==> design.v <==
module hbridgecontroller(
input PCLK, 				 
input PRESERN, 				 
input PSEL, 				 
input PENABLE, 				 
output wire PREADY, 		 
output wire PSLVERR,		 
input PWRITE,				 
input [31:0] PADDR,			 
input wire [31:0] PWDATA,	 
output reg [31:0] PRDATA,	 
output reg motor1_pwm,
output reg motor2_pwm,
output reg [1:0] motor1_ctrl,
output reg [1:0] motor2_ctrl
); 
assign PSLVERR = 0;
assign PREADY = 1;
wire write_enable = (PENABLE && PWRITE && PSEL);
wire read_enable = (!PWRITE && PSEL); 
wire M1CTRL_WRITE = write_enable && (PADDR[15:0] == 16'h0000);
wire M1CTRL_READ = read_enable && (PADDR[15:0] == 16'h0000);
wire M2CTRL_WRITE = write_enable && (PADDR[15:0] == 16'h0004);
wire M2CTRL_READ = read_enable && (PADDR[15:0] == 16'h0004);
wire M1SPEED_WRITE = write_enable && (PADDR[15:0] == 16'h0008);
wire M1SPEED_READ = read_enable && (PADDR[15:0] == 16'h0008);
wire M2SPEED_WRITE = write_enable && (PADDR[15:0] == 16'h000c);
wire M2SPEED_READ = read_enable && (PADDR[15:0] == 16'h000c);
reg [31:0] counter;
parameter PWM_PERIOD = 200000;   
reg [31:0] M1_duty, M2_duty;
reg [31:0] M1_duty_v, M2_duty_v;
always @(posedge PCLK)
begin
    if (!PRESERN) counter = 0;
    else if (counter >= PWM_PERIOD) counter = 0;
    else counter = counter + 1;
    if (counter < M1_duty && M1_duty > (PWM_PERIOD >> 4)) motor1_pwm <= 1;
    else motor1_pwm <= 0;
    if (counter < M2_duty && M2_duty > (PWM_PERIOD >> 4)) motor2_pwm <= 1;
    else motor2_pwm <= 0;
end
always @(posedge PCLK)
begin
    M1_duty_v = M1_duty;
    M2_duty_v = M2_duty;
	if(!PRESERN)
	begin
        M1_duty_v = 0;
        M2_duty_v = 0;
        motor1_ctrl = 2'b10;
        motor2_ctrl = 2'b10;
    end
    if (M1CTRL_WRITE)
    begin
        if (PWDATA != 0) motor1_ctrl = 2'b01;
        else motor1_ctrl = 2'b10;
    end
    else if (M1CTRL_READ)
    begin
        if (motor1_ctrl == 2'b10) PRDATA = 1;
        else PRDATA = 0;
    end
    if (M2CTRL_WRITE)
    begin
        if (PWDATA != 0) motor2_ctrl = 2'b01;
        else motor2_ctrl = 2'b10;
    end
    else if (M2CTRL_READ)
    begin
        if (motor2_ctrl == 2'b10) PRDATA = 1;
        else PRDATA = 0;
    end
    else if (M1SPEED_WRITE) 
    begin
        M1_duty_v = (PWM_PERIOD * PWDATA[15:0]) >> 8;
        if (M1_duty_v > PWM_PERIOD) M1_duty_v = PWM_PERIOD;
    end
    else if (M1SPEED_READ) PRDATA = ( M1_duty_v / PWM_PERIOD );
    else if (M2SPEED_WRITE) 
    begin
        M2_duty_v = (PWM_PERIOD * PWDATA[15:0]) >> 8;
        if (M2_duty_v > PWM_PERIOD) M2_duty_v = PWM_PERIOD;
    end
    else if (M2SPEED_READ) PRDATA = ( M2_duty_v / PWM_PERIOD );
    M1_duty <= M1_duty_v;
    M2_duty <= M2_duty_v;
end
endmodule
==> run.sh <==
#!/bin/bash
# the make line also repeats each setting of config.mk as NAME=value (left out here)
make -C /OpenROAD-flow-scripts/flow DESIGN_CONFIG=/design/flow/config.mk WORK_HOME=/design/flow/orfs CLKGATE_MAP_FILE= finish
==> config.mk <==
export PLATFORM = sky130hd
export DESIGN_NAME = hbridgecontroller
export DESIGN_NICKNAME = hbridgecontroller
export VERILOG_FILES = /design/flow/design.v
export SDC_FILE = /design/flow/constraint.sdc
export NUM_CORES = 4
export LEC_CHECK = 0
export ABC_AREA = 1
export CAP_MARGIN = 20
export CORE_MARGIN = 2
export CORE_UTILIZATION = 72
export CTS_CLUSTER_DIAMETER = 374
export CTS_CLUSTER_SIZE = 99
export SLEW_MARGIN = 20
==> constraint.sdc <==
create_clock -name core_clock -period 7.31 [get_ports {PCLK}]
set_input_delay 1.4620 -clock core_clock [delete_from_list [all_inputs] [get_ports {PCLK}]]
set_output_delay 1.4620 -clock core_clock [all_outputs]
set_load 0.01 [all_outputs]
==> COMMIT_EDITMSG, run 1 <==
Log flow metrics for this revision

- The vertical die dimension reported for this design is 159.8 um.
* # Cells Yosys: 2471
- The run ended at 4_1_cts.
- Per the post-synthesis stats, the area per cell is 7.068 um2.
- Run status: aborted with a tool error
- Async SR Flop Fraction: 0
* Cells after Synth: 2471
- Per the synthesis report, the XOR/XNOR share of the synthesized area is 0.03947.
* EDFF count, synth: 0
* Placement-stage worst setup slack: -6932 ps
- Counting distinct cell types in the post-synthesis netlist gives 82.
- Sorting the synthesized cells by area gives the leading types as sky130_fd_sc_hd__dfxtp_1 15%, sky130_fd_sc_hd__ha_1 12%, sky130_fd_sc_hd__nand2_1 11%, sky130_fd_sc_hd__inv_1 8.5%, sky130_fd_sc_hd__nand2_4 6.6%.
- The share of synthesized area in the top cell type comes to 0.1536.
* Final weighted congestion in routability-driven placement: 0.9940
* Share of the yosys chip area belonging to registers: 0.1536
- For this design the top-level I/O count stands at 109.
- Per the OpenROAD floorplan log, the width of the die is 159.8 um.
- Simple-gate area share of the yosys netlist: 0.4087
* Area of the die: 0.02552 mm2
- Counting flops and latches in the post-synthesis netlist gives 134.
* Area fraction in mux cells: 0.001934
- Post-synthesis chip area from yosys: 0.01747 mm2
- The cell type that accounts for the most area after synthesis is sky130_fd_sc_hd__dfxtp_1.
- Yosys Warn Count: 1
* Core Area: 0.02361 mm2
- Site row count: 56
- Synth Cell Area: 0.01747 mm2
* Fraction of the core area occupied by cells at floorplan: 0.7397
- Input/output buffers: 90
- Most common library cells after synthesis: 531 x sky130_fd_sc_hd__nand2_1, 395 x sky130_fd_sc_hd__inv_1, 170 x sky130_fd_sc_hd__nand3_1, 165 x sky130_fd_sc_hd__ha_1, 136 x sky130_fd_sc_hd__nand2_2
* FA/HA/MAJ Cells, Area Fraction: 0.1686
* AND-OR/OR-AND Cells, Area Fraction: 0.1004
* Half-perimeter wire length of the detailed placement result: 52180 um
* First error line in the log: [ERROR DPL-0038] Utilization greater than 100%, impossible to legalize
- Top flip-flop cell by instance count after synthesis: sky130_fd_sc_hd__dfxtp_1
- Largest logic family: simple AND/OR/NAND/NOR gates
- Most instantiated library cell after synthesis: sky130_fd_sc_hd__nand2_1
-- through the flow --
step                      power, mW  hold slack [ps]  cells  area [um2]  setup TNS, ps
after detailed placement      2.193            437.9   3327       22180         -56110
after global placement        2.033            429.6   3326       22170         -31030
after floorplan               1.599            446.7   2513       17850         -26370
==> run 2, diff against run 1 <==
- ABC_AREA: 1 -> unset
- CORE_UTILIZATION: 72 -> 10
- CTS_CLUSTER_DIAMETER: 374 -> unset
- CTS_CLUSTER_SIZE: 99 -> unset
- clock period: 7.31 -> 32.7 ns (I/O delays scaled with it)
==> run 2 against run 1 <==
  * Now clean on timing, DRC and antenna
  * Synthesized cell count shrank 8.1%
  * Synthesized area shrank 0.59%
  * Die size grew to 6.9 times the previous value
==> COMMIT_EDITMSG, run 2 <==
Refresh implementation metrics

* Run status: timing/DRC/antenna clean (was aborted with a tool error)
- Lkg Pwr: 7.594 nW
- The share of total power dissipated in the clock network is 0.322.
- Critical path depth: 49
- Slack of the worst reg-to-reg path: 14980 ps
* Input/output buffers: 90 (unchanged)
* Post-synthesis register bit count: 134 (unchanged)
- Largest net degree at the start of global routing: 70
- Biggest area cells: sky130_fd_sc_hd__dfxtp_1 15%, sky130_fd_sc_hd__ha_1 12%, sky130_fd_sc_hd__fa_1 5.1%, sky130_fd_sc_hd__inv_1 4.0%, sky130_fd_sc_hd__o21ai_0 4.0% (was sky130_fd_sc_hd__dfxtp_1 15%, sky130_fd_sc_hd__ha_1 12%, sky130_fd_sc_hd__nand2_1 11%, sky130_fd_sc_hd__inv_1 8.5%, sky130_fd_sc_hd__nand2_4 6.6%)
* Power spent charging and discharging nets: 0.2167 mW
* Number of buffers on the longest clock path: 2
- Synth area leader: sky130_fd_sc_hd__dfxtp_1 (unchanged)
* Max frequency: 0.04019 GHz
* Clock transition at path regs: 50 ps
* Die x size: 420.7 um (was 159.8 um)
- The capture point of the worst register-to-register path is recorded as PRDATA[0].
* FA/HA/MAJ Cells, Area Fraction: 0.1745 (was 0.1686)
* Most common library cells after synthesis: 187 x sky130_fd_sc_hd__inv_1, 177 x sky130_fd_sc_hd__nand2_1, 176 x sky130_fd_sc_hd__nor2_1, 165 x sky130_fd_sc_hd__ha_1, 139 x sky130_fd_sc_hd__o21ai_0 (was 531 x sky130_fd_sc_hd__nand2_1, 395 x sky130_fd_sc_hd__inv_1, 170 x sky130_fd_sc_hd__nand3_1, 165 x sky130_fd_sc_hd__ha_1, 136 x sky130_fd_sc_hd__nand2_2)
- The post-synth tally of flip-flops with integrated enable came to 0 (unchanged).
* Period utilisation layout: 0.7609
- Boundary Pins: 109 (unchanged)
- The via count of the first global-routing pass is 15980.
- Number of warning messages in the logs: 53
* Combinational gate power: 0.244 mW
- The share of the yosys chip area belonging to registers is 0.1545 (was 0.1536).
* Global-route usage over all layers: 0.05869
* Standard cell with the maximum stage delay on the critical path: sky130_fd_sc_hd__nor2_4
* Final WL: 53430 um
- The die outline area came to 0.1770 mm2 (was 0.02552 mm2).
- Clock sinks: 134
* Final Net Count: 2629
- Total negative setup slack: 0 ps
- Final setup violation count: 0
* Peak supply drop: 0.00003923 V
- Dividing total power by cell area gives a power density of 27.86 mW/mm2.
- Critical path's top delay family: AND-OR/OR-AND gates
- The endpoint of the worst hold path is reported as PRDATA[9].
* Number of buffers inserted during clock tree synthesis: 17
- Proportion of power drawn by flip-flops and latches: 0.273
- Headroom to the max-slew limit: 0.2909
* Fraction of the core area occupied by cells at floorplan: 0.1009 (was 0.7397)
- TritonRoute reported its final design rule violation total as 0.
* Critical-path maximum fanout: 35
- Share of Yosys cell area claimed by the top area cell type: 0.1545 (was 0.1536)
* Clock Skews: 16.30 ps
- In this design, the critical path's most frequently occurring cell is sky130_fd_sc_hd__xnor2_1.
* Power attributed to the clock group: 0.194 mW
* Delay of the slowest cell on the worst path: 810 ps
- Hold violation count in the final report: 0
* Post-synthesis cell type count: 132 (was 82)
- Number of cells on the worst hold path: 2
* Vias: 17050
- Number of gates resized after CTS: 0
- Reg-to-reg critical path startpoint: M1_duty[29]
* Reported max-cap violation count: 0
* Placement-stage worst setup slack: 7719 ps (was -6932 ps)
* Number of DRC markers after the initial detailed-route iteration: 1171
- The detail route stage leaves a number of antenna-violating nets equal to 0.
- Worst Path Buf+Inv: 2
- Vertical die size: 420.7 um (was 159.8 um)
- The synthesized area per cell is 7.645 um2 (was 7.068 um2).
- The biggest slice of the total power is consumed by combinational logic.
- The count of standard-cell rows came to 152 (was 56).
- Crit path setup slack, layout: 7818 ps
- The leading register cell type out of synthesis is sky130_fd_sc_hd__dfxtp_1 (unchanged).
- TritonCTS built the clock tree.
- Worst hold start: PRDATA[9]
* Final-layout worst hold slack: 440.8 ps
- The count of yosys warnings during synthesis is 1 (unchanged).
- The report puts the cell count of the worst reg-to-reg path at 47.
- The share of async-settable or async-resettable flops after synthesis was 0 (unchanged).
- The number of standard cells reported by yosys was 2271 (was 2471).
- Pins Over Slew Limit: 0
* Synth Cell Area: 0.01736 mm2 (was 0.01747 mm2)
- The min-delay analysis places its worst path in the category flip-flop to flip-flop.
- The flow measured a signed area growth from synthesis to layout of 24.62%.
* Switching power share of the total: 0.3595
- The worst setup path is captured at a flip-flop.
- The most critical setup path has its startpoint at PADDR[3].
- Per the GRT congestion report, total overflow comes to 0.
- Wirelength per Cell: 11.42 um
- Simple-gate area share of the yosys netlist: 0.2424 (was 0.4087)
* Minimum clock period: 24880 ps
- The floorplan core area was 0.1721 mm2 (was 0.02361 mm2).
- Crit start category: primary input
* Critical path arrival: 25180 ps
- Req. time, crit path: 33000 ps
- The script logs the ratio of routed vias to standard cells as 3.644.
* Post-synthesis chip area from yosys: 0.01736 mm2 (was 0.01747 mm2)
- The fraction of the mapped netlist area in compound gates was 0.2748 (was 0.1004).
- Detailed-routing iteration count for the pre-antenna-repair pass: 7
- The most instantiated library cell after synthesis is sky130_fd_sc_hd__inv_1 (was sky130_fd_sc_hd__nand2_1).
- Critical Setup Path Class: primary input to flip-flop
* Area fraction in mux cells: 0.03149 (was 0.001934)
- RSZ-0062 raised after global routing: false
* Cell internal pwr: 0.3861 mW
- Initial antenna violation count: 5
* Clock tree root buffer cell: sky130_fd_sc_hd__clkbuf_16
- The detailed placement HPWL is 43470 um (was 52180 um).
- Of the total power, combinational logic draws 0.405.
* Endpoint of the most critical setup path: PRDATA[0]
* Quantity of hold-fixing buffers added after cts: 0
* Htree depth: 4
- Post-CTS Repair Setup Buffers: 0
- Xor and xnor area share after synthesis: 0.05967 (was 0.03947)
- Transition time of the tightest slew-check pin: 1054 ps
- Late-Pin Clk Latency: 440 ps
- Number of inserted filler cells in the final layout: 19730
- First-pass GRT wire length: 85440 um
- The weighted congestion at the end of routability-driven global placement was 0.8436 (was 0.9940).
- Largest logic family: AND-OR/OR-AND gates (was simple AND/OR/NAND/NOR gates)
* Power of the sequential group: 0.164 mW
- Cells after Synth: 2271 (was 2471)
## run 2: through the flow
step	instances	area (um2)	power [mW]	util
finish	4679	21640	0.6028	0.1257
global route	4679	21640	0.6514	0.1257
floorplan	2313	17520	0.3549	-
detailed placement	4642	21030	0.4123	0.1222
CTS	4674	21620	0.6095	0.1256
global placement	4642	21030	0.4107	0.1222
## run 2: cell type report
cell class / instances / area [um2] / area share
multi-input cells: 1908 / 13770 / 0.6366
diodes: 5 / 12.51 / 0.0005783
inverters: 188 / 705.7 / 0.03261
flip-flops and latches: 134 / 2683 / 0.1240
clock inverters: 10 / 120.1 / 0.005551
well taps: 2310 / 2890 / 0.1336
clock buffers: 22 / 464.2 / 0.02145
repair buffers: 102 / 988.4 / 0.04568
## run 2: per-layer routing
layer,track usage,vias up,share of wire,wire [um]
met5,0,-,0,0
met4,0.02965,0,0.032,1701
met3,0.005027,63,0.034,1817
met2,0.1035,406,0.51,27270
met1,0.07078,8075,0.42,22640
li1,-,8508,-,-
==> run 3, diff against run 2 <==
- CORE_ASPECT_RATIO: unset -> 1.59
- CORE_MARGIN: 2 -> 7
- CORE_UTILIZATION: 10 -> 32
- GPL_ROUTABILITY_DRIVEN: unset -> 1
- HOLD_SLACK_MARGIN: unset -> -0.01
- MIN_ROUTING_LAYER: unset -> met2
- SLEW_MARGIN: 20 -> 30
- clock period: 32.7 -> 30.0 ns (I/O delays scaled with it)
==> run 3 against run 2 <==
  * Critical path type unchanged
  * Non-clock buffer count rose by 6
  * Combinational power rose by 11%
  * Count of clock-buffer cells in the layout fell by 5
  * Synthesized area did not move
==> COMMIT_EDITMSG, run 3 <==
Refresh implementation metrics

* Most common library cells after synthesis: 187 x sky130_fd_sc_hd__inv_1, 177 x sky130_fd_sc_hd__nand2_1, 176 x sky130_fd_sc_hd__nor2_1, 165 x sky130_fd_sc_hd__ha_1, 139 x sky130_fd_sc_hd__o21ai_0 (unchanged)
- Most instantiated library cell after synthesis: sky130_fd_sc_hd__inv_1 (unchanged)
* Cells after Synth: 2271 (unchanged)
- Cell area reported after detailed placement: 0.01907 mm2 (was 0.02103 mm2)
* Area of the die: 0.06115 mm2 (was 0.1770 mm2)
* Aggregate global routing overflow: 0 (unchanged)
* Crit path launch: PADDR[5] (was PADDR[3])
* Final setup violation count: 0 (unchanged)
* Critical path's top delay family: AND-OR/OR-AND gates (unchanged)
- The measured slew at the worst slew-check pin came to 1063 ps (was 1054 ps).
- The combinational gate power was 0.271 mW (was 0.244 mW).
- The clock insertion delay at the later pin of the skew report came to 450 ps (was 440 ps).
- EDFF count, synth: 0 (unchanged)
- Top flip-flop cell by instance count after synthesis: sky130_fd_sc_hd__dfxtp_1 (unchanged)
* Type of the most critical hold path: flip-flop to flip-flop (unchanged)
- AND-OR/OR-AND Cells, Area Fraction: 0.2748 (unchanged)
* Clock transition at path regs: 70 ps (was 50 ps)
- The largest clock skew in the final design came to 11.50 ps (was 16.30 ps).
* Final weighted congestion in routability-driven placement: 0.9841 (was 0.8436)
* Number of warning messages in the logs: 53 (unchanged)
- The count of state elements after synthesis was 134 (unchanged).
* Wirelength per Cell: 19.56 um (was 11.42 um)
- Synth Cell Area: 0.01736 mm2 (unchanged)
- The final count of pins violating max slew is 0 (unchanged).
- The share of total power in sequential cells was 0.263 (was 0.273).
- Heaviest power group: combinational logic (unchanged)
- Lkg Pwr: 7.644 nW (was 7.594 nW)
- The cell with the largest stage delay on the worst path was sky130_fd_sc_hd__nand4_1 (was sky130_fd_sc_hd__nor2_4).
* Simple-gate area share of the yosys netlist: 0.2424 (unchanged)
- Clock sinks: 134 (unchanged)
* Highest routed metal layer: met5 (was met4)
- Critical path arrival: 25070 ps (was 25180 ps)
- Critical-path maximum fanout: 13 (was 35)
- CTS tree: yes (unchanged)
- Switching power share of the total: 0.3802 (was 0.3595)
* Max frequency: 0.04042 GHz
- The aggregate routed wire length was 60250 um (was 53430 um).
- The prevailing logic family in the synthesized netlist is AND-OR/OR-AND gates (unchanged).
- Run status: timing/DRC/antenna clean (unchanged)
- # Cells Yosys: 2271 (unchanged)
- Fraction of the core area occupied by cells at floorplan: 0.3242 (was 0.1009)
- Headroom to the max-slew limit: 0.2860 (was 0.2909)
* Final Net Count: 2635 (was 2629)
- Area Overhead vs Synth: 13.57% (was 24.62%)
- Biggest area cells: sky130_fd_sc_hd__dfxtp_1 15%, sky130_fd_sc_hd__ha_1 12%, sky130_fd_sc_hd__fa_1 5.1%, sky130_fd_sc_hd__inv_1 4.0%, sky130_fd_sc_hd__o21ai_0 4.0% (unchanged)
- Global-route usage over all layers: 0.2893 (was 0.05869)
- Number of global-route vias before repair: 25020 (was 15980)
- Vertical die size: 307.7 um (was 420.7 um)
- Delay of the slowest cell on the worst path: 790 ps (was 810 ps)
- The net switching component of the power is 0.2584 mW (was 0.2167 mW).
- Clock tree root buffer cell: sky130_fd_sc_hd__clkbuf_16 (unchanged)
- Number of buffers inserted during clock tree synthesis: 17 (unchanged)
* Async SR Flop Fraction: 0 (unchanged)
- The count of port buffers added during placement was 90 (unchanged).
- Total negative setup slack: 0 ps (unchanged)
- Number of cells on the worst hold path: 2 (unchanged)
- The detailed placement HPWL is 47170 um (was 43470 um).
* Post-CTS Repair Setup Buffers: 0 (unchanged)
* Share of the yosys chip area belonging to registers: 0.1545 (unchanged)
* Placement-stage worst setup slack: 5601 ps (was 7719 ps)
- The number of placed I/O pins is 109 (unchanged).
* Hold-critical path endpoint: PRDATA[9] (unchanged)
- The length of the first detailed-routing pass in iterations was 14 (was 7).
- The floorplan core area was 0.05355 mm2 (was 0.1721 mm2).
- RSZ-0062 raised after global routing: false (unchanged)
* Pwr/cell area: 34.47 mW/mm2 (was 27.86 mW/mm2)
* Residual DRC: 0 (unchanged)
- The setup slack of the worst register-to-register path is 11330 ps (was 14980 ps).
- Number of buffers on the longest clock path: 2 (unchanged)
- The length of routed met3 wiring came to 19800 um (was 1817 um).
- Critical path depth: 50 (was 49)
- The detailed-routing wirelength on met1 is 0 um (was 22640 um).
* Area fraction in mux cells: 0.03149 (unchanged)
* # placed instances: 3046 (was 4642)
- Final design area excluding fillers: 0.01972 mm2 (was 0.02164 mm2)
* Detail-routed via count per cell: 7.925 (was 3.644)
- Initial antenna violation count: 0 (was 5)
* Req. time, crit path: 30330 ps (was 33000 ps)
* Period utilisation layout: 0.8247 (was 0.7609)
* Worst Path Buf+Inv: 2 (unchanged)
- Total power draw: 0.6798 mW (was 0.6028 mW)
* Number of gates resized after CTS: 0 (unchanged)
- The reported clock group power is 0.229 mW (was 0.194 mW).
- Number of DRC markers after the initial detailed-route iteration: 5723 (was 1171)
- Quantity of hold-fixing buffers added after cts: 0 (unchanged)
- Cell internal pwr: 0.4214 mW (was 0.3861 mW)
- Clock group share of total power: 0.337 (was 0.322)
- The largest net degree at the start of global routing is 61 (was 70).
- Yosys Warn Count: 1 (unchanged)
- Crit start category: primary input (unchanged)
- The xor-xnor portion of the synthesized cell area came to 0.05967 (unchanged).
- The critical register-to-register path endpoint was PRDATA[0] (unchanged).
- The level count of the clock H-tree is 4 (unchanged).
- The worst flop-to-flop path startpoint is M1_duty[24] (was M1_duty[29]).
- Site row count: 107 (was 152)
- The global-route wire length before repair came to 93140 um (was 85440 um).
- FA/HA/MAJ Cells, Area Fraction: 0.1745 (unchanged)
- The depth of the most critical reg-to-reg path came to 49 (was 47).
- The routed wire length on met2 is 32420 um (was 27270 um).
- The hold violation total from the final report came to 0 (unchanged).
- Endpoint of the most critical setup path: PRDATA[0] (unchanged)
- Minimum clock period: 24740 ps
* Vias: 24410 (was 17050)
- The reported max-cap violation count came to 0 (unchanged).
* Synth area leader: sky130_fd_sc_hd__dfxtp_1 (unchanged)
- Worst hold start: PRDATA[9] (unchanged)
* Post-synthesis cell type count: 132 (unchanged)
* Non-filler instance count after layout: 3080 (was 4679)
* Share of Yosys cell area claimed by the top area cell type: 0.1545 (unchanged)
- The type of the worst setup path is primary input to flip-flop (unchanged).
- Power share of the combinational group: 0.399 (was 0.405)
- Crit path setup slack, layout: 5260 ps (was 7818 ps)
* Post-Synthesis Mean Instance Area: 7.645 um2 (unchanged)
- Post-detailed-route count of antenna-violating nets: 0 (unchanged)
- Power of the sequential group: 0.179 mW (was 0.164 mW)
- The post-synthesis chip area from yosys is 0.01736 mm2 (unchanged).
- The die outline width came to 198.7 um (was 420.7 um).
- Capturing element type of the critical path: flip-flop (unchanged)
* Peak supply drop: 0.00003246 V (was 0.00003923 V)
run 3: layout make-up:
type / count / area (um2)
fillers: 5690 / 33830
multi-input cells: 1908 / 13770
flip-flops and latches: 134 / 2683
repair buffers: 108 / 1033
well taps: 708 / 885.9
inverters: 188 / 705.7
clock buffers: 17 / 425.4
clock inverters: 15 / 210.2
diodes: 2 / 5.005
run 3: through the flow:
stage | util | hold WS [ps]
after floorplan | - | 453.1
after global placement | 0.3560 | 428.1
after detailed placement | 0.3560 | 432.4
after CTS | 0.3679 | 441.8
after global routing | 0.3681 | 482.8
final | 0.3682 | 440.3
run 3: layer usage:
metal  vias up  global-route usage
met2      6535              0.4016
li1       8428                   -
met5         -             0.03701
met4         4             0.06177
met3       914              0.3193
met1      8527                   -
==> run 4, diff against run 3 <==
- CORE_ASPECT_RATIO: 1.59 -> unset
- CORE_MARGIN: 7 -> 2
- CORE_UTILIZATION: 32 -> 64
- CTS_CLUSTER_DIAMETER: unset -> 51
- GPL_ROUTABILITY_DRIVEN: 1 -> unset
- HOLD_SLACK_MARGIN: -0.01 -> unset
- MAX_ROUTING_LAYER: unset -> met4
- MIN_ROUTING_LAYER: met2 -> unset
- SLEW_MARGIN: 30 -> 20
- clock period: 30.0 -> 15.1 ns (I/O delays scaled with it)
==> run 4 against run 3 <==
  * The run now fails in 5_1_grt
  * Die size down 53%
  * Synthesized area unchanged
  * Synthesized cell count unchanged
==> COMMIT_EDITMSG, run 4 <==
Log flow metrics for this revision

- AND-OR/OR-AND Cells, Area Fraction: 0.2748 (unchanged)
- The share of the yosys chip area belonging to registers came to 0.1545 (unchanged).
- EDFF count, synth: 0 (unchanged)
- The number of standard cells after synthesis was 2271 (unchanged).
- The number of CTS-inserted buffers is 17 (unchanged).
- Post-synthesis cell type count: 132 (unchanged)
- The count of port buffers added during placement was 90 (unchanged).
* Clock tree root buffer cell: sky130_fd_sc_hd__clkbuf_16 (unchanged)
- The prevailing logic family in the synthesized netlist is AND-OR/OR-AND gates (unchanged).
- Run status: aborted with a tool error (was timing/DRC/antenna clean)
* Synth area leader: sky130_fd_sc_hd__dfxtp_1 (unchanged)
- Synth Cell Area: 0.01736 mm2 (unchanged)
- Cell area reported after detailed placement: 0.02262 mm2 (was 0.01907 mm2)
- The buffer depth of the longest clock path is 2 (unchanged).
- Final weighted congestion in routability-driven placement: 1.007 (was 0.9841)
- The number of standard cells reported by yosys is 2271 (unchanged).
* Post-synthesis chip area from yosys: 0.01736 mm2 (unchanged)
- The die outline area was 0.02846 mm2 (was 0.06115 mm2).
- Most common library cells after synthesis: 187 x sky130_fd_sc_hd__inv_1, 177 x sky130_fd_sc_hd__nand2_1, 176 x sky130_fd_sc_hd__nor2_1, 165 x sky130_fd_sc_hd__ha_1, 139 x sky130_fd_sc_hd__o21ai_0 (unchanged).
- Half-perimeter wire length of the detailed placement result: 48400 um (was 47170 um)
* FA/HA/MAJ Cells, Area Fraction: 0.1745 (unchanged)
- Biggest area cells: sky130_fd_sc_hd__dfxtp_1 15%, sky130_fd_sc_hd__ha_1 12%, sky130_fd_sc_hd__fa_1 5.1%, sky130_fd_sc_hd__inv_1 4.0%, sky130_fd_sc_hd__o21ai_0 4.0% (unchanged).
- The synthesized area per cell was 7.645 um2 (unchanged).
- Site row count: 60 (was 107)
- The first error in the log reads "[ERROR GRT-0232] Routing congestion too high. Check the congestion heatmap in the GUI".
- Boundary Pins: 109 (unchanged)
* Aggregate global routing overflow: 13
- Xor and xnor area share after synthesis: 0.05967 (unchanged)
* Clock sinks: 134 (unchanged)
- Most instantiated library cell after synthesis: sky130_fd_sc_hd__inv_1 (unchanged)
- The floorplan core area came to 0.02680 mm2 (was 0.05355 mm2).
- Htree depth: 4 (unchanged)
- Fraction of the core area occupied by cells at floorplan: 0.6479 (was 0.3242)
* Stage where the flow stopped: 5_1_grt
- The share of async-settable or async-resettable flops after synthesis was 0 (unchanged).
- Top flip-flop cell by instance count after synthesis: sky130_fd_sc_hd__dfxtp_1 (unchanged)
* Post-synthesis register bit count: 134 (unchanged)
* Vertical die size: 168.7 um (was 307.7 um)
- Die x size: 168.7 um (was 198.7 um)
- The count of yosys warnings during synthesis is 1 (unchanged).
- The simple-gate area share of the yosys netlist was 0.2424 (unchanged).
- Global-route usage over all layers: 0.7538
- Area fraction in mux cells: 0.03149 (unchanged)
* Share of Yosys cell area claimed by the top area cell type: 0.1545 (unchanged)
- The hold buffer count at cts came to 0 (unchanged).
run 4: metal layers:
| layer | GRT usage | GRT overflow |
|---|---|---|
| met1 | 0.7465 | 0 |
| met2 | 0.9257 | 5 |
| met3 | 0.5733 | 0 |
| met4 | 0.7001 | 8 |
| met5 | - | - |
run 4: timing repair:
| action | CTS |
|---|---|
| pin swaps | 45 |
| cloned | 0 |
| gates resized | 125 |
| buffers inserted | 25 |
| setup endpoints to repair | 3 |
run 4: metrics by stage:
| step | TNS, ps | setup slack (ps) | instances | util | total power, mW |
|---|---|---|---|---|---|
| floorplan | -642.0 | -510.1 | 2313 | - | 0.7692 |
| global placement | -2886 | -1405 | 3180 | 0.8439 | 0.8890 |
| detailed placement | -4081 | -1815 | 3180 | 0.8439 | 0.9438 |
| CTS | -999.4 | -624.2 | 3236 | 0.8942 | 1.394 |
==> run 5, diff against run 4 <==
- CORE_UTILIZATION: 64 -> 72
- CTS_CLUSTER_DIAMETER: 51 -> 41
- CTS_CLUSTER_SIZE: unset -> 43
- MAX_ROUTING_LAYER: met4 -> unset
- PLACE_DENSITY_LB_ADDON: unset -> 0.28
- SETUP_SLACK_MARGIN: unset -> 1.93
- clock period: 15.1 -> 16.9 ns (I/O delays scaled with it)
==> run 5 against run 4 <==
  * The flow again stops in 5_1_grt
  * Synthesized cell count did not move
  * Die size decreased by 11%
  * Synthesized area did not move
==> COMMIT_EDITMSG, run 5 <==
Log flow metrics for this revision

- Run status: aborted with a tool error (unchanged).
- The stage where the flow stopped is 5_1_grt (unchanged).
* First error line in the log: [ERROR GRT-0116] Global routing finished with congestion. Check the congestion regions in the DRC Viewer. (was [ERROR GRT-0232] Routing congestion too high. Check the congestion heatmap in the GUI.)
* Biggest area cells: sky130_fd_sc_hd__dfxtp_1 15%, sky130_fd_sc_hd__ha_1 12%, sky130_fd_sc_hd__fa_1 5.1%, sky130_fd_sc_hd__inv_1 4.0%, sky130_fd_sc_hd__o21ai_0 4.0% (unchanged)
- Largest logic family: AND-OR/OR-AND gates (unchanged)
- Synth area leader: sky130_fd_sc_hd__dfxtp_1 (unchanged)
- Xor and xnor area share after synthesis: 0.05967 (unchanged)
* Number of buffers on the longest clock path: 2 (unchanged)
- Area fraction in mux cells: 0.03149 (unchanged)
- Post-synthesis chip area from yosys: 0.01736 mm2 (unchanged)
* Simple-gate area share of the yosys netlist: 0.2424 (unchanged)
- Site row count: 56 (was 60)
* Cells after Synth: 2271 (unchanged)
- Top flip-flop cell by instance count after synthesis: sky130_fd_sc_hd__dfxtp_1 (unchanged)
* Fraction of the core area occupied by cells at floorplan: 0.7375 (was 0.6479)
* Yosys Warn Count: 1 (unchanged)
* Global-route usage over all layers: 0.8456
- The most instantiated library cell after synthesis is sky130_fd_sc_hd__inv_1 (unchanged).
- The weighted congestion at the end of routability-driven global placement came to 0.9911 (was 1.007).
- The die outline height was 159.3 um (was 168.7 um).
* Synth Cell Area: 0.01736 mm2 (unchanged)
* Number of buffers inserted during clock tree synthesis: 17 (unchanged)
* AND-OR/OR-AND Cells, Area Fraction: 0.2748 (unchanged)
- Boundary Pins: 109 (unchanged)
- The share of Yosys cell area claimed by the top area cell type was 0.1545 (unchanged).
* Input/output buffers: 90 (unchanged)
- Most common library cells after synthesis: 187 x sky130_fd_sc_hd__inv_1, 177 x sky130_fd_sc_hd__nand2_1, 176 x sky130_fd_sc_hd__nor2_1, 165 x sky130_fd_sc_hd__ha_1, 139 x sky130_fd_sc_hd__o21ai_0 (unchanged)
- The number of standard cells reported by yosys is 2271 (unchanged).
- The post-synth tally of flip-flops with integrated enable is 0 (unchanged).
- # placed instances: 2826 (was 3180)
- Aggregate global routing overflow: 345
* FA/HA/MAJ Cells, Area Fraction: 0.1745 (unchanged)
- The count of state elements after synthesis was 134 (unchanged).
- The count of clock tree sinks came to 134 (unchanged).
- Htree depth: 4 (unchanged)
* Post-Synthesis Mean Instance Area: 7.645 um2 (unchanged)
- The number of library cell types mapped by synthesis was 132 (unchanged).
- The share of async-settable or async-resettable flops after synthesis is 0 (unchanged).
- Clock tree root buffer cell: sky130_fd_sc_hd__clkbuf_16 (unchanged)
- Area of the die: 0.02537 mm2 (was 0.02846 mm2)
- The share of the yosys chip area belonging to registers was 0.1545 (unchanged).
- The detailed placement HPWL was 44310 um (was 48400 um).
- Die x size: 159.3 um (was 168.7 um)
- The floorplan core area came to 0.02354 mm2 (was 0.02680 mm2).
run 5: metal layers:
| metal | overflow | global-route usage |
|---|---|---|
| met1 | 13 | 0.8336 |
| met2 | 208 | 1.004 |
| met3 | 11 | 0.7132 |
| met4 | 112 | 0.8517 |
| met5 | 1 | 0.4053 |
run 5: through the flow:
| step | setup WS, ps | instance area (um2) | utilization |
|---|---|---|---|
| after detailed placement | -555.0 | 20060 | 0.8521 |
| after floorplan | 929.9 | 17770 | - |
| after global placement | -36.62 | 20060 | 0.8521 |
| after CTS | 1032 | 22380 | 0.9504 |
run 5: timing repair:
action | CTS
pin swaps | 84
gates cloned | 1
setup buffers | 80
hold buffers | 0
gates resized | 226
setup endpoints to repair | 3
==> run 6, diff against run 5 <==
- CELL_PAD_IN_SITES_DETAIL_PLACEMENT: unset -> 2
- CORE_UTILIZATION: 72 -> 24
- CTS_CLUSTER_DIAMETER: 41 -> unset
- CTS_CLUSTER_SIZE: 43 -> 87
- GPL_ROUTABILITY_DRIVEN: unset -> 1
- GPL_TIMING_DRIVEN: unset -> 1
- MAX_ROUTING_LAYER: unset -> met5
- PLACE_DENSITY: unset -> 0.9
- PLACE_DENSITY_LB_ADDON: 0.28 -> unset
- SETUP_SLACK_MARGIN: 1.93 -> unset
- SLEW_MARGIN: 20 -> 0
- clock period: 16.9 -> 17.8 ns (I/O delays scaled with it)
==> run 6 against run 5 <==
  * Synthesized cell count is the same
  * Die size increased to 2.9 times the previous value
  * Now fails the layout checks on max-capacitance violations, max-slew violations, negative setup slack
  * Synthesized area is the same
==> COMMIT_EDITMSG, run 6 <==
Refresh implementation metrics

* Run status: finished with violations (was aborted with a tool error)
* Layout Check Fails: max-capacitance violations, max-slew violations, negative setup slack
- In the final report, the number of pins over their slew limit comes to 29.
- STA lists the endpoint of the worst register-to-register path as PRDATA[0].
- The fraction of the mapped netlist area in compound gates was 0.2748 (unchanged).
- Cell mode on critical path: sky130_fd_sc_hd__buf_4
* Top flip-flop cell by instance count after synthesis: sky130_fd_sc_hd__dfxtp_1 (unchanged)
- Combined flip-flop and latch cell area: 0.002683 mm2
- Most common library cells after synthesis: 187 x sky130_fd_sc_hd__inv_1, 177 x sky130_fd_sc_hd__nand2_1, 176 x sky130_fd_sc_hd__nor2_1, 165 x sky130_fd_sc_hd__ha_1, 139 x sky130_fd_sc_hd__o21ai_0 (unchanged).
- EDFF count, synth: 0 (unchanged)
- Combinational gate power: 0.767 mW
- Largest logic family: AND-OR/OR-AND gates (unchanged)
- STA lists the maximum fanout along the critical path as 10.
- The die outline width is 273.0 um (was 159.3 um).
- The root buffer cell is sky130_fd_sc_hd__clkbuf_16 (unchanged).
* Clock sinks: 134 (unchanged)
- M1 GR Usage: 0.3474
- IR analysis of the VDD net gives a maximum drop of 0.00007571 V.
- STA shows the worst reg2reg path with a cell count of 54.
- The flow measured a signed area growth from synthesis to layout of 39.36%.
- Reported max-cap violation count: 10
- Fraction of the core area occupied by cells at floorplan: 0.2425 (was 0.7375)
- The final layout contains 2868 nets.
- Input/output buffers: 90 (unchanged)
- Using the TritonRoute via totals, the vias-per-cell ratio works out to 7.800.
* Proportion of power drawn by flip-flops and latches: 0.203
- Late-Pin Clk Latency: 590 ps
* # Cells Yosys: 2271 (unchanged)
- The tightest hold path in the finished design has a slack of 460.3 ps.
- Lkg Pwr: 9.301 nW
- The number of cells on the worst hold path is listed as 1.
- After clock tree synthesis, the clock-pin slew on the worst setup and hold paths is 90 ps.
- Per the STA report, the cell with the highest stage delay on the worst path is sky130_fd_sc_hd__nor3_1.
- Number of DRC markers after the initial detailed-route iteration: 6383
- The number of placed I/O pins was 109 (unchanged).
- Number of warning messages in the logs: 57
- The via count of the first global-routing pass is 26880.
- Yosys Warn Count: 1 (unchanged)
* Met3 track demand over resource in global routing: 0.3180
- Power attributed to the clock group: 0.428 mW
- The startpoint identified for the worst register-to-register timing path is M1_duty[24].
* First-pass GRT wire length: 211400 um
- Final WL: 189000 um
* Synth Cell Area: 0.01736 mm2 (unchanged)
* Async SR Flop Fraction: 0 (unchanged)
- The number of CTS-inserted buffers is 17 (unchanged).
- Half-perimeter wire length of the detailed placement result: 88480 um (was 44310 um)
- Req. time, crit path: 18280 ps
- Minimum clock period: 22860 ps
- The count of standard-cell rows came to 98 (was 56).
- Critical Setup Path Class: primary input to flip-flop
- Capturing element type of the critical path: flip-flop
- For this run, the total global-route usage over all layers was measured as 0.4033.
- Final setup violation count: 6
- Grouping stages by cell kind, the critical path spends the most delay in AND-OR/OR-AND gates.
- The group that draws the most power in this run is combinational logic.
- The global route stage reports its total congestion overflow as 0.
- Crit path setup slack, layout: -5059 ps
- Power share of the combinational group: 0.512
- Simple-gate area share of the yosys netlist: 0.2424 (unchanged)
- Area fraction in mux cells: 0.03149 (unchanged)
- The synthesized area per cell came to 7.645 um2 (unchanged).
* Total negative setup slack: -15510 ps
- Biggest area cells: sky130_fd_sc_hd__dfxtp_1 15%, sky130_fd_sc_hd__ha_1 12%, sky130_fd_sc_hd__fa_1 5.1%, sky130_fd_sc_hd__inv_1 4.0%, sky130_fd_sc_hd__o21ai_0 4.0% (unchanged)
* Worst Path Buf+Inv: 9
- Wirelength per Cell: 51.76 um
- The area fraction in full adders, half adders and majority gates was 0.1745 (unchanged).
- Period utilisation layout: 1.284
* Power spent charging and discharging nets: 0.7835 mW
- For reference, the critical path is launched at PSEL.
- All stages included, the depth of the critical timing path comes to 57.
- Hold analysis lists the worst path endpoint as PRDATA[25].
- For this run, the slowest stage of the critical path takes 1120 ps.
* RSZ-0062 raised after global routing: true
- The script computed a power per unit cell area of 61.95 mW/mm2.
* Post-synthesis cell type count: 132 (unchanged)
- TritonCTS built the clock tree.
* Initial antenna violation count: 62
- The share of Yosys cell area claimed by the top area cell type is 0.1545 (unchanged).
* Core Area: 0.07161 mm2 (was 0.02354 mm2)
* Transition time of the tightest slew-check pin: 2202 ps
* Crit start category: primary input
* Endpoint of the most critical setup path: PRDATA[0]
- Largest net degree at the start of global routing: 51
* Htree depth: 4 (unchanged)
- Critical path arrival: 23340 ps
- Synth area leader: sky130_fd_sc_hd__dfxtp_1 (unchanged)
- After filler insertion, the fill cell instance count of the layout stands at 7988.
* Post-synthesis chip area from yosys: 0.01736 mm2 (unchanged)
- The most instantiated library cell after synthesis was sky130_fd_sc_hd__inv_1 (unchanged).
- Clock group share of total power: 0.286
* Area of the die: 0.07451 mm2 (was 0.02537 mm2)
- Cells after Synth: 2271 (unchanged)
- Worst hold start: PRDATA[25]
* Post-detailed-route count of antenna-violating nets: 0
- In this run, power in flip-flops and latches comes to 0.304 mW.
- Post-synthesis register bit count: 134 (unchanged)
- The buffer depth of the longest clock path came to 2 (unchanged).
* Final weighted congestion in routability-driven placement: 0.9466 (was 0.9911)
- In this run the worst hold path is classified as flip-flop to flip-flop.
- The script parses the final routing iteration and logs DRC violations as 0.
- The xor-xnor portion of the synthesized cell area was 0.05967 (unchanged).
- Global-route met2 utilization: 0.5649
- Leaving out buffers and inverters, the combinational logic in the layout accounts for 0.01587 mm2.
- The power report lists cell-internal power as 0.7155 mW.
* Detailed-routing iteration count for the pre-antenna-repair pass: 11
- Headroom to the max-slew limit: -0.4813
- Static timing analysis puts the maximum clock frequency at 0.04375 GHz.
* Share of the yosys chip area belonging to registers: 0.1545 (unchanged)
- Layer carrying the most global-route usage: met2
* Vertical die size: 273.0 um (was 159.3 um)
- Vias: 28480
- Switching power share of the total: 0.5227
- In this run the register-to-register setup slack is -2410 ps.
* Clock Skews: 49.94 ps
* Hold violation count in the final report: 0
[run 6: routing by layer]
metal | vias to the layer above | routed length (um)
met5 | - | 2456
met4 | 80 | 25770
met3 | 2169 | 33110
met2 | 3940 | 71850
met1 | 13210 | 55780
li1 | 9077 | -
[run 6: timing repair]
item	in CTS	in global routing
resized	187	232
setup buffers	38	79
gates cloned	0	1
pin swaps	35	68
setup endpoints to repair	3	4
hold buffers	0	0
[run 6: stage by stage]
stage / setup WS [ps] / utilization / power [mW] / cells / cell area, um2
2_1_floorplan: 1145 / - / 0.6520 / 2313 / 17520
3_5_place_dp: -2415 / 0.2805 / 0.8768 / 3383 / 20080
5_1_grt: -4173 / 0.3370 / 1.488 / 3626 / 24130
3_3_place_gp: 252.6 / 0.2805 / 0.7317 / 3383 / 20080
6_report: -5059 / 0.3379 / 1.499 / 3651 / 24200
4_1_cts: 8.722 / 0.3055 / 1.264 / 3453 / 21880
[run 6: cell type report]
class / instances / area share
flip-flops and latches: 134 / 0.1109
repair buffers: 340 / 0.1210
inverters: 188 / 0.02916
well taps: 950 / 0.04912
multi-input cells: 1909 / 0.6560
clock buffers: 17 / 0.01758
clock inverters: 15 / 0.006102
diodes: 98 / 0.01013
==> run 7, diff against run 6 <==
- ABC_AREA: unset -> 1
- CELL_PAD_IN_SITES_DETAIL_PLACEMENT: 2 -> unset
- CORE_UTILIZATION: 24 -> 71
- CTS_CLUSTER_SIZE: 87 -> 99
- GPL_ROUTABILITY_DRIVEN: 1 -> unset
- GPL_TIMING_DRIVEN: 1 -> unset
- MAX_ROUTING_LAYER: met5 -> unset
- PLACE_DENSITY: 0.9 -> unset
- SLEW_MARGIN: 0 -> 20
- clock period: 17.8 -> 11.4 ns (I/O delays scaled with it)
==> run 7 against run 6 <==
  * The run now fails in 4_1_cts
  * Die size is 65% lower
  * Synthesized area is 0.59% higher
  * Synthesized cell count is 8.8% higher
==> COMMIT_EDITMSG, run 7 <==
Log flow metrics for this revision

- The simple-gate area share of the yosys netlist came to 0.4087 (was 0.2424).
- The post-synth tally of flip-flops with integrated enable was 0 (unchanged).
- The share of async-settable or async-resettable flops after synthesis was 0 (unchanged).
- Share of the yosys chip area belonging to registers: 0.1536 (was 0.1545)
- The detailed placement HPWL was 42370 um (was 88480 um).
- The count of standard-cell rows was 57 (was 98).
- The floorplan core area was 0.02425 mm2 (was 0.07161 mm2).
- Boundary Pins: 109 (unchanged)
- It got as far as 4_1_cts and failed there.
* Largest logic family: simple AND/OR/NAND/NOR gates (was AND-OR/OR-AND gates)
- The cell accounting for the most synthesized area was sky130_fd_sc_hd__dfxtp_1 (unchanged).
- The leading register cell type out of synthesis was sky130_fd_sc_hd__dfxtp_1 (unchanged).
- The count of port buffers added during placement is 90 (unchanged).
- The number of library cell types mapped by synthesis was 82 (was 132).
- Post-Synthesis Mean Instance Area: 7.068 um2 (was 7.645 um2)
- The post-synthesis chip area from yosys was 0.01747 mm2 (was 0.01736 mm2).
- # Cells Yosys: 2471 (was 2271)
* First error line in the log: [ERROR DPL-0033] detailed placement checks failed during check placement.
* Fraction of the core area occupied by cells at floorplan: 0.7203 (was 0.2425)
* AND-OR/OR-AND Cells, Area Fraction: 0.1004 (was 0.2748)
* Biggest area cells: sky130_fd_sc_hd__dfxtp_1 15%, sky130_fd_sc_hd__ha_1 12%, sky130_fd_sc_hd__nand2_1 11%, sky130_fd_sc_hd__inv_1 8.5%, sky130_fd_sc_hd__nand2_4 6.6% (was sky130_fd_sc_hd__dfxtp_1 15%, sky130_fd_sc_hd__ha_1 12%, sky130_fd_sc_hd__fa_1 5.1%, sky130_fd_sc_hd__inv_1 4.0%, sky130_fd_sc_hd__o21ai_0 4.0%)
- The most instantiated library cell after synthesis was sky130_fd_sc_hd__nand2_1 (was sky130_fd_sc_hd__inv_1).
* Synth Cell Area: 0.01747 mm2 (was 0.01736 mm2)
- The weighted congestion at the end of routability-driven global placement was 0.9159 (was 0.9466).
- Run status: aborted with a tool error (was finished with violations).
- The mux cell area share after synthesis is 0.001934 (was 0.03149).
* FA/HA/MAJ Cells, Area Fraction: 0.1686 (was 0.1745)
* Yosys Warn Count: 1 (unchanged)
* # placed instances: 3248 (was 3383)
* Xor and xnor area share after synthesis: 0.03947 (was 0.05967)
- Cells after Synth: 2471 (was 2271)
- Vertical die size: 160.8 um (was 273.0 um)
- Most common library cells after synthesis: 531 x sky130_fd_sc_hd__nand2_1, 395 x sky130_fd_sc_hd__inv_1, 170 x sky130_fd_sc_hd__nand3_1, 165 x sky130_fd_sc_hd__ha_1, 136 x sky130_fd_sc_hd__nand2_2 (was 187 x sky130_fd_sc_hd__inv_1, 177 x sky130_fd_sc_hd__nand2_1, 176 x sky130_fd_sc_hd__nor2_1, 165 x sky130_fd_sc_hd__ha_1, 139 x sky130_fd_sc_hd__o21ai_0)
- The die outline width came to 160.8 um (was 273.0 um).
- Share of Yosys cell area claimed by the top area cell type: 0.1536 (was 0.1545)
* Area of the die: 0.02587 mm2 (was 0.07451 mm2)
- The count of state elements after synthesis is 134 (unchanged).
- Cell area reported after detailed placement: 0.02157 mm2 (was 0.02008 mm2)
[run 7: stage by stage]
step / TNS (ps) / worst slack, ps
3_3_place_gp: -7687 / -2469
2_1_floorplan: -5363 / -1983
3_5_place_dp: -12550 / -3416
==> run 8, diff against run 7 <==
- ABC_AREA: 1 -> unset
- CORE_UTILIZATION: 71 -> 72
- CTS_CLUSTER_DIAMETER: unset -> 41
- CTS_CLUSTER_SIZE: 99 -> unset
- SETUP_SLACK_MARGIN: unset -> 4.33
- clock period: 11.4 -> 14.9 ns (I/O delays scaled with it)
==> run 8 against run 7 <==
  * The flow again stops in 4_1_cts
  * Synthesized cell count is 8.1% lower
  * Synthesized area down 0.59%
  * Die size fell by 1.9%
==> COMMIT_EDITMSG, run 8 <==
Log flow metrics for this revision

- The number of placed I/O pins is 109 (unchanged).
* Post-Synthesis Mean Instance Area: 7.645 um2 (was 7.068 um2)
* Biggest area cells: sky130_fd_sc_hd__dfxtp_1 15%, sky130_fd_sc_hd__ha_1 12%, sky130_fd_sc_hd__fa_1 5.1%, sky130_fd_sc_hd__inv_1 4.0%, sky130_fd_sc_hd__o21ai_0 4.0% (was sky130_fd_sc_hd__dfxtp_1 15%, sky130_fd_sc_hd__ha_1 12%, sky130_fd_sc_hd__nand2_1 11%, sky130_fd_sc_hd__inv_1 8.5%, sky130_fd_sc_hd__nand2_4 6.6%)
* Half-perimeter wire length of the detailed placement result: 60170 um (was 42370 um)
- Cell area reported after detailed placement: 0.02249 mm2 (was 0.02157 mm2)
* Core Area: 0.02354 mm2 (was 0.02425 mm2)
- The count of state elements after synthesis was 134 (unchanged).
* AND-OR/OR-AND Cells, Area Fraction: 0.2748 (was 0.1004)
* Area fraction in mux cells: 0.03149 (was 0.001934)
* Fraction of the core area occupied by cells at floorplan: 0.7375 (was 0.7203)
* Synth Cell Area: 0.01736 mm2 (was 0.01747 mm2)
- The xor-xnor portion of the synthesized cell area is 0.05967 (was 0.03947).
- The count of port buffers added during placement is 90 (unchanged).
* Vertical die size: 159.3 um (was 160.8 um)
- Share of the yosys chip area belonging to registers: 0.1545 (was 0.1536)
- The number of instances in the placed design is 3147 (was 3248).
- The prevailing logic family in the synthesized netlist was AND-OR/OR-AND gates (was simple AND/OR/NAND/NOR gates).
- The number of standard cells after synthesis is 2271 (was 2471).
- The stage where the flow stopped is 4_1_cts (unchanged).
- Yosys Warn Count: 1 (unchanged)
- Most common library cells after synthesis: 187 x sky130_fd_sc_hd__inv_1, 177 x sky130_fd_sc_hd__nand2_1, 176 x sky130_fd_sc_hd__nor2_1, 165 x sky130_fd_sc_hd__ha_1, 139 x sky130_fd_sc_hd__o21ai_0 (was 531 x sky130_fd_sc_hd__nand2_1, 395 x sky130_fd_sc_hd__inv_1, 170 x sky130_fd_sc_hd__nand3_1, 165 x sky130_fd_sc_hd__ha_1, 136 x sky130_fd_sc_hd__nand2_2)
- The count of standard-cell rows is 56 (was 57).
* Simple-gate area share of the yosys netlist: 0.2424 (was 0.4087)
- The most instantiated library cell after synthesis is sky130_fd_sc_hd__inv_1 (was sky130_fd_sc_hd__nand2_1).
- Top flip-flop cell by instance count after synthesis: sky130_fd_sc_hd__dfxtp_1 (unchanged)
- The share of async-settable or async-resettable flops after synthesis came to 0 (unchanged).
- EDFF count, synth: 0 (unchanged)
- Share of Yosys cell area claimed by the top area cell type: 0.1545 (was 0.1536)
- Synth area leader: sky130_fd_sc_hd__dfxtp_1 (unchanged)
- The die outline area was 0.02537 mm2 (was 0.02587 mm2).
- First error line in the log: [ERROR DPL-0038] Utilization greater than 100%, impossible to legalize (was [ERROR DPL-0033] detailed placement checks failed during check placement.).
- # Cells Yosys: 2271 (was 2471)
* Die x size: 159.3 um (was 160.8 um)
- Placement-stage worst setup slack: -2661 ps (was -3416 ps)
- The weighted congestion at the end of routability-driven global placement is 1.117 (was 0.9159).
- Run status: aborted with a tool error (unchanged)
- The post-synthesis chip area from yosys came to 0.01736 mm2 (was 0.01747 mm2).
- FA/HA/MAJ Cells, Area Fraction: 0.1745 (was 0.1686)
- Post-synthesis cell type count: 132 (was 82)
==> run 8: through the flow <==
stage,setup TNS [ps],hold slack [ps],power [mW],utilization
floorplan,-962.0,453.1,0.7795,-
detailed placement,-6580,446.6,0.9755,0.9554
global placement,-3038,427.0,0.8921,0.9554
==> run 9, diff against run 8 <==
- CORE_UTILIZATION: 72 -> 57
- CTS_CLUSTER_DIAMETER: 41 -> unset
- SETUP_SLACK_MARGIN: 4.33 -> 3.61
- clock period: 14.9 -> 14.4 ns (I/O delays scaled with it)
==> run 9 against run 8 <==
  * The layout now fails its checks (negative setup slack)
  * Synthesized area did not move
  * Die size up 26%
  * Synthesized cell count did not move
==> COMMIT_EDITMSG, run 9 <==
Refresh implementation metrics

- Cells after Synth: 2271 (unchanged)
- The fraction of the mapped netlist area in compound gates came to 0.2748 (unchanged).
* Synth area leader: sky130_fd_sc_hd__dfxtp_1 (unchanged)
* Post-synthesis register bit count: 134 (unchanged)
- Most common library cells after synthesis: 187 x sky130_fd_sc_hd__inv_1, 177 x sky130_fd_sc_hd__nand2_1, 176 x sky130_fd_sc_hd__nor2_1, 165 x sky130_fd_sc_hd__ha_1, 139 x sky130_fd_sc_hd__o21ai_0 (unchanged).
* Req. time, crit path: 14730 ps
- The longest incremental delay of any stage on the critical path is reported as 530 ps.
- The STA report counts the stages on the worst setup path as 56.
- Largest logic family: AND-OR/OR-AND gates (unchanged)
* Final weighted congestion in routability-driven placement: 0.9895 (was 1.117)
- The power report attributes to the combinational group a share of 0.422.
- Final setup violation count: 3
- Antenna Diode Count: 0
* Type of the most critical hold path: flip-flop to flip-flop
- Transition time of the tightest slew-check pin: 945.4 ps
* Headroom to the max-slew limit: 0.3674
- Global-route usage over all layers: 0.3795
- Pwr/cell area: 56.56 mW/mm2
* Residual DRC: 0
- Critical-path maximum fanout: 12
- Across all stage logs, warnings added up to 58.
- The number of standard cells reported by yosys was 2271 (unchanged).
- Timing would allow up to 0.06198 GHz.
* EDFF count, synth: 0 (unchanged)
- The most instantiated library cell after synthesis is sky130_fd_sc_hd__inv_1 (unchanged).
* Clock group share of total power: 0.323
* Share of Yosys cell area claimed by the top area cell type: 0.1545 (unchanged)
- The share of the yosys chip area belonging to registers came to 0.1545 (unchanged).
- Half-perimeter wire length of the detailed placement result: 46650 um (was 60170 um)
- The final timing report gives a worst setup slack of -1734 ps.
- Top flip-flop cell by instance count after synthesis: sky130_fd_sc_hd__dfxtp_1 (unchanged)
- Final WL: 69660 um
- Critical Setup Path Class: primary input to flip-flop
- Worst hold start: PRDATA[9]
* Hold violation count in the final report: 0
* Lkg Pwr: 11.06 nW
* Htree depth: 4
- The via count of the first global-routing pass was 20370.
* Clock Skews: 16.95 ps
* Critical path arrival: 16460 ps
- Of the total power, registers draw 0.255.
* Post-Synthesis Mean Instance Area: 7.645 um2 (unchanged)
- CTS saw 134 sinks.
- Area Overhead vs Synth: 49.02%
- Heaviest power group: combinational logic
- Looking at the critical path, the single cell with the biggest stage delay is sky130_fd_sc_hd__o41ai_2.
- Setup repair after global routing could not meet its margin everywhere.
- The count of port buffers added during placement is 90 (unchanged).
* Endpoint of the most critical setup path: PRDATA[0]
* Quantity of hold-fixing buffers added after cts: 0
- Xor and xnor area share after synthesis: 0.05967 (unchanged)
* Logic depth of the worst register-to-register path: 56
- Number of buffers inserted during clock tree synthesis: 17
- Cell internal pwr: 0.8860 mW
- Post-synthesis cell type count: 132 (unchanged)
- The die outline area is 0.03187 mm2 (was 0.02537 mm2).
* Minimum clock period: 16130 ps
- Late-Pin Clk Latency: 440 ps
- STA reports a reg2reg setup slack of 150 ps.
* Clock transition at path regs: 80 ps
* Switching power share of the total: 0.3946
* Worst Path Buf+Inv: 8
- The detail route stage leaves a number of antenna-violating nets equal to 0.
- Vertical die size: 178.5 um (was 159.3 um)
- The violation tally recorded at the end of detailed-routing iteration 0 is 2671.
* Period utilisation layout: 1.120
- After layout, the design draws a total of 1.464 mW.
* Capturing element type of the critical path: flip-flop
- The first global-routing pass estimated 98590 um of wire.
- Clock tree root buffer cell: sky130_fd_sc_hd__clkbuf_16
- Setup total negative slack on the finished layout was measured at -3851 ps.
* Placement-stage worst setup slack: -2219 ps (was -2661 ps)
* Reported max-cap violation count: 0
- The mux cell area share after synthesis was 0.03149 (unchanged).
- Combined flip-flop and latch cell area: 0.002683 mm2
- Number of cells on the worst hold path: 2
* Reg-to-reg endpoint: PRDATA[0]
* Core Area: 0.02980 mm2 (was 0.02354 mm2)
- Hold-critical path endpoint: PRDATA[9]
- Cell mode on critical path: sky130_fd_sc_hd__buf_4
- Logic area: 0.01554 mm2
- Entering global routing, the biggest net connects 51 pins.
- Async SR Flop Fraction: 0 (unchanged)
* Boundary Pins: 109 (unchanged)
* Synth Cell Area: 0.01736 mm2 (unchanged)
- Power of the sequential group: 0.373 mW
- Wirelength per Cell: 20.66 um
* Vias: 21870
- Combinational gate power: 0.618 mW
- Yosys Warn Count: 1 (unchanged)
* Number of inserted filler cells in the final layout: 1588
- Power attributed to the clock group: 0.473 mW
- The area fraction in full adders, half adders and majority gates came to 0.1745 (unchanged).
- TritonCTS built the clock tree.
- Initial antenna violation count: 0
* Detailed-routing iteration count for the pre-antenna-repair pass: 6
- The total overflow left after global routing is 0.
* Run status: finished with violations (was aborted with a tool error)
- The startpoint identified for the worst register-to-register timing path is M1_duty[24].
- The longest clock path from root to sink contains 2 buffers.
* Fraction of the core area occupied by cells at floorplan: 0.5827 (was 0.7375)
- Crit path launch: PADDR[1]
* Die x size: 178.5 um (was 159.3 um)
- Pins Over Slew Limit: 0
- The simple-gate area share of the yosys netlist is 0.2424 (unchanged).
* Detail-routed via count per cell: 6.485
* Power spent charging and discharging nets: 0.5775 mW
* Cell area reported after detailed placement: 0.02282 mm2 (was 0.02249 mm2)
- Biggest area cells: sky130_fd_sc_hd__dfxtp_1 15%, sky130_fd_sc_hd__ha_1 12%, sky130_fd_sc_hd__fa_1 5.1%, sky130_fd_sc_hd__inv_1 4.0%, sky130_fd_sc_hd__o21ai_0 4.0% (unchanged).
- Layout Check Fails: negative setup slack
- Peak supply drop: 0.0002066 V
- STA classifies the critical path startpoint as a primary input.
- Site row count: 63 (was 56)
- For the completed layout, the total cell area is recorded as 0.02587 mm2.
* Critical path's top delay family: AND-OR/OR-AND gates
* Final Net Count: 3247
- The post-synthesis chip area from yosys is 0.01736 mm2 (unchanged).
-- run 9: layout make-up --
type	count	share of cell area
tap	390	0.01886
clock inverter	15	0.007786
multi-input combinational	1910	0.6005
sequential	134	0.1037
clock buffer	17	0.01644
inverter	188	0.02737
timing repair buffer	718	0.2253
-- run 9: what timing repair did --
| action | CTS | global route |
|---|---|---|
| setup endpoints to repair | 7 | 7 |
| cloned | 2 | 1 |
| gates resized | 236 | 167 |
| setup buffers | 47 | 40 |
| pin swaps | 86 | 113 |
-- run 9: through the flow --
step	hold WS, ps	instances	utilization
after floorplan	453.1	2313	-
after global placement	423.5	3250	0.7660
after detailed placement	443.6	3250	0.7660
after CTS	450.7	3331	0.8287
after global routing	479.1	3372	0.8684
final	454.1	3372	0.8684
-- run 9: per-layer routing --
metal  global-route usage  routed length, um  vias up
met5                    0                  0        -
met4               0.1565               4302        0
met3              0.06138               6397      444
met2               0.6470              32240     1472
met1               0.4750              26720    10220
li1                     -                  -     9729
==> run 10, diff against run 9 <==
- CELL_PAD_IN_SITES_DETAIL_PLACEMENT: unset -> 1
- CELL_PAD_IN_SITES_GLOBAL_PLACEMENT: unset -> 3
- CORE_UTILIZATION: 57 -> 40
- CTS_CLUSTER_DIAMETER: unset -> 126
- GPL_ROUTABILITY_DRIVEN: unset -> 0
- PLACE_DENSITY_LB_ADDON: unset -> 0.19
- SETUP_SLACK_MARGIN: 3.61 -> unset
- TNS_END_PERCENT: unset -> 50
- clock period: 14.4 -> 30.0 ns (I/O delays scaled with it)
==> run 10 against run 9 <==
  * Now clean on timing, DRC and antenna
  * Routed wire length down 17%
  * Cell count down 12%
  * Worst setup slack better by 7200 ps
  * Global-route usage down 12 points
  * Final area down 25%
  * Via count down 20%
  * Register-to-register slack better by 12000 ps
  * Synthesized area unchanged
==> COMMIT_EDITMSG, run 10 <==
Refresh implementation metrics

- The count of yosys warnings during synthesis came to 1 (unchanged).
- The count of port buffers added during placement is 90 (unchanged).
- M1 GR Usage: 0.3284 (was 0.4750)
* Hold-critical path endpoint: PRDATA[4] (was PRDATA[9])
- The clock tree from TritonCTS is yes (unchanged).
* Share of Yosys cell area claimed by the top area cell type: 0.1545 (unchanged)
- The static leakage was 7.609 nW (was 11.06 nW).
- The number of instances in the placed design was 2919 (was 3250).
- Critical path arrival: 24890 ps (was 16460 ps)
- The net switching component of the power is 0.2470 mW (was 0.5775 mW).
- The remaining antenna violation count was 0 (unchanged).
* Final WL: 57760 um (was 69660 um)
- The leading power group is combinational logic (unchanged).
- The leading register cell type out of synthesis is sky130_fd_sc_hd__dfxtp_1 (unchanged).
* Fraction of the core area occupied by cells at floorplan: 0.4040 (was 0.5827)
- The count of clock tree sinks was 134 (unchanged).
- The global-route wire length before repair was 93810 um (was 98590 um).
* Cell mode on critical path: sky130_fd_sc_hd__xnor2_1 (was sky130_fd_sc_hd__buf_4)
* Most instantiated library cell after synthesis: sky130_fd_sc_hd__inv_1 (unchanged)
- Layer carrying the most global-route usage: met2 (unchanged)
* Crit start category: primary input (unchanged)
- The worst flop-to-flop path startpoint is M1_duty[29] (was M1_duty[24]).
- The leftover overflow at the end of global routing was 0 (unchanged).
- The initial antenna violation count came to 0 (unchanged).
- The worst slew margin relative to its limit was 0.2656 (was 0.3674).
- The DRC violation count after routing came to 0 (unchanged).
- Area Overhead vs Synth: 12.18% (was 49.02%)
* Late-Pin Clk Latency: 450 ps (was 440 ps)
- Biggest area cells: sky130_fd_sc_hd__dfxtp_1 15%, sky130_fd_sc_hd__ha_1 12%, sky130_fd_sc_hd__fa_1 5.1%, sky130_fd_sc_hd__inv_1 4.0%, sky130_fd_sc_hd__o21ai_0 4.0% (unchanged)
- The total negative slack for setup checks came to 0 ps (was -3851 ps).
- The detailed placement HPWL is 46760 um (was 46650 um).
- The highest fanout seen on the critical path came to 24 (was 12).
- Req. time, crit path: 30330 ps (was 14730 ps)
* Power of the sequential group: 0.179 mW (was 0.373 mW)
- The setup slack of the worst register-to-register path came to 11650 ps (was 150 ps).
- Boundary Pins: 109 (unchanged)
- Non-filler instance count after layout: 2951 (was 3372)
- Crit path launch: PADDR[3] (was PADDR[1])
* Switching power share of the total: 0.3692 (was 0.3946)
* EDFF count, synth: 0 (unchanged)
- Worst Path Buf+Inv: 4 (was 8)
- Period utilisation layout: 0.8188 (was 1.120)
* Capturing element type of the critical path: flip-flop (unchanged)
- The combinational share of power was 0.408 (was 0.422).
* Clock tree root buffer cell: sky130_fd_sc_hd__clkbuf_16 (unchanged)
- The DRC marker count from the first detailed-route iteration is 1012 (was 2671).
- RSZ-0062 raised after global routing: false (was true).
- Number of warning messages in the logs: 53 (was 58)
- Standard cell with the maximum stage delay on the critical path: sky130_fd_sc_hd__a31oi_1 (was sky130_fd_sc_hd__o41ai_2)
- Final setup violation count: 0 (was 3)
- Proportion of power drawn by flip-flops and latches: 0.268 (was 0.255)
* Critical path's top delay family: AND-OR/OR-AND gates (unchanged)
- The fraction of met3 tracks used by global routing came to 0.02984 (was 0.06138).
- The final count of pins violating max slew was 0 (unchanged).
- The count of state elements after synthesis was 134 (unchanged).
- Share of the yosys chip area belonging to registers: 0.1545 (unchanged)
- The hold buffer count at cts is 0 (unchanged).
- The number of library cell types mapped by synthesis is 132 (unchanged).
- The depth of the most critical reg-to-reg path is 49 (was 56).
- The part of the power in the clock network came to 0.325 (was 0.323).
* Largest net degree at the start of global routing: 67 (was 51)
- Reg-to-reg endpoint: PRDATA[0] (unchanged)
- Type of the most critical hold path: flip-flop to flip-flop (unchanged)
* Power attributed to the clock group: 0.217 mW (was 0.473 mW)
- Delay of the slowest cell on the worst path: 1060 ps (was 530 ps)
- The cell accounting for the most synthesized area is sky130_fd_sc_hd__dfxtp_1 (unchanged).
* Cells after Synth: 2271 (unchanged)
- The number of standard cells reported by yosys was 2271 (unchanged).
* Simple-gate area share of the yosys netlist: 0.2424 (unchanged)
- The overall fraction of global-route tracks in use is 0.2595 (was 0.3795).
* Endpoint of the most critical setup path: PRDATA[0] (unchanged)
* Synth Cell Area: 0.01736 mm2 (unchanged)
- The die outline width came to 212.3 um (was 178.5 um).
- Area fraction in mux cells: 0.03149 (unchanged)
* Final Net Count: 2631 (was 3247)
- The largest clock skew in the final design came to 15.75 ps (was 16.95 ps).
* Utilization after layout: 0.4532 (was 0.8684)
* Placement-stage worst setup slack: 5187 ps (was -2219 ps)
* Number of gates resized after CTS: 0 (was 236)
- The number of CTS-inserted buffers was 17 (unchanged).
- Post-synthesis chip area from yosys: 0.01736 mm2 (unchanged)
- Largest logic family: AND-OR/OR-AND gates (unchanged)
- Pwr/cell area: 34.35 mW/mm2 (was 56.56 mW/mm2)
- Critical Setup Path Class: primary input to flip-flop (unchanged)
- Most common library cells after synthesis: 187 x sky130_fd_sc_hd__inv_1, 177 x sky130_fd_sc_hd__nand2_1, 176 x sky130_fd_sc_hd__nor2_1, 165 x sky130_fd_sc_hd__ha_1, 139 x sky130_fd_sc_hd__o21ai_0 (unchanged)
* Vias: 17380 (was 21870)
* Reported max-cap violation count: 0 (unchanged)
* Detailed-routing iteration count for the pre-antenna-repair pass: 4 (was 6)
* Run status: timing/DRC/antenna clean (was finished with violations)
- The die outline height is 212.3 um (was 178.5 um).
- Htree depth: 4 (unchanged)
* Hold violation count in the final report: 0 (unchanged)
* Cell internal pwr: 0.4220 mW (was 0.8860 mW)
* Peak supply drop: 0.00002917 V (was 0.0002066 V)
- The worst setup slack after layout came to 5437 ps (was -1734 ps).
- The path length in cells of the critical path is 50 (was 56).
- The worst min-delay path startpoint is PRDATA[4] (was PRDATA[9]).
* Clock transition at path regs: 60 ps (was 80 ps)
- Wirelength per Cell: 19.57 um (was 20.66 um)
* Post-CTS Repair Setup Buffers: 0 (was 47)
- The total antenna diodes in the routed design came to 0 (unchanged).
- AND-OR/OR-AND Cells, Area Fraction: 0.2748 (unchanged)
* Transition time of the tightest slew-check pin: 1096 ps (was 945.4 ps)
- Global-route met2 utilization: 0.4643 (was 0.6470)
- The hold-critical path depth is 2 (unchanged).
* Number of buffers on the longest clock path: 2 (unchanged)
- The xor-xnor portion of the synthesized cell area is 0.05967 (unchanged).
- The floorplan core area is 0.04298 mm2 (was 0.02980 mm2).
- Counting I/O delays and the setup requirement, the final critical path takes 24560 ps.
* Post-Synthesis Mean Instance Area: 7.645 um2 (unchanged)
- Site row count: 76 (was 63)
- Combinational gate power: 0.273 mW (was 0.618 mW)
- Based on the critical path, the design can be clocked at up to 0.04071 GHz.
* Area of the die: 0.04509 mm2 (was 0.03187 mm2)
* Detail-routed via count per cell: 5.891 (was 6.485)
* Number of global-route vias before repair: 17540 (was 20370)
* Async SR Flop Fraction: 0 (unchanged)
* FA/HA/MAJ Cells, Area Fraction: 0.1745 (unchanged)
## run 10: per-stage QoR
stage                     area, um2  power [mW]  hold slack [ps]
final                         19480      0.6690            454.8
after global routing          19480      0.7238            480.0
after CTS                     19480      0.6794            462.5
after detailed placement      18880      0.4582            443.6
after global placement        18880      0.4532            437.8
after floorplan               17520      0.3868            453.1
## run 10: per-layer routing
layer | share of wire | up-vias
li1 | - | 8483
met1 | 0.45 | 8536
met2 | 0.49 | 287
met3 | 0.030 | 78
met4 | 0.024 | 0
met5 | 0 | -
## run 10: area by class of cell
cell class / instances / area [um2]
fillers: 5412 / 23500
clock buffers: 20 / 456.7
multi-input cells: 1908 / 13760
repair buffers: 104 / 1003
flip-flops and latches: 134 / 2683
inverters: 188 / 705.7
clock inverters: 12 / 138.9
well taps: 585 / 732.0
Power and IR drop assume default switching activity.
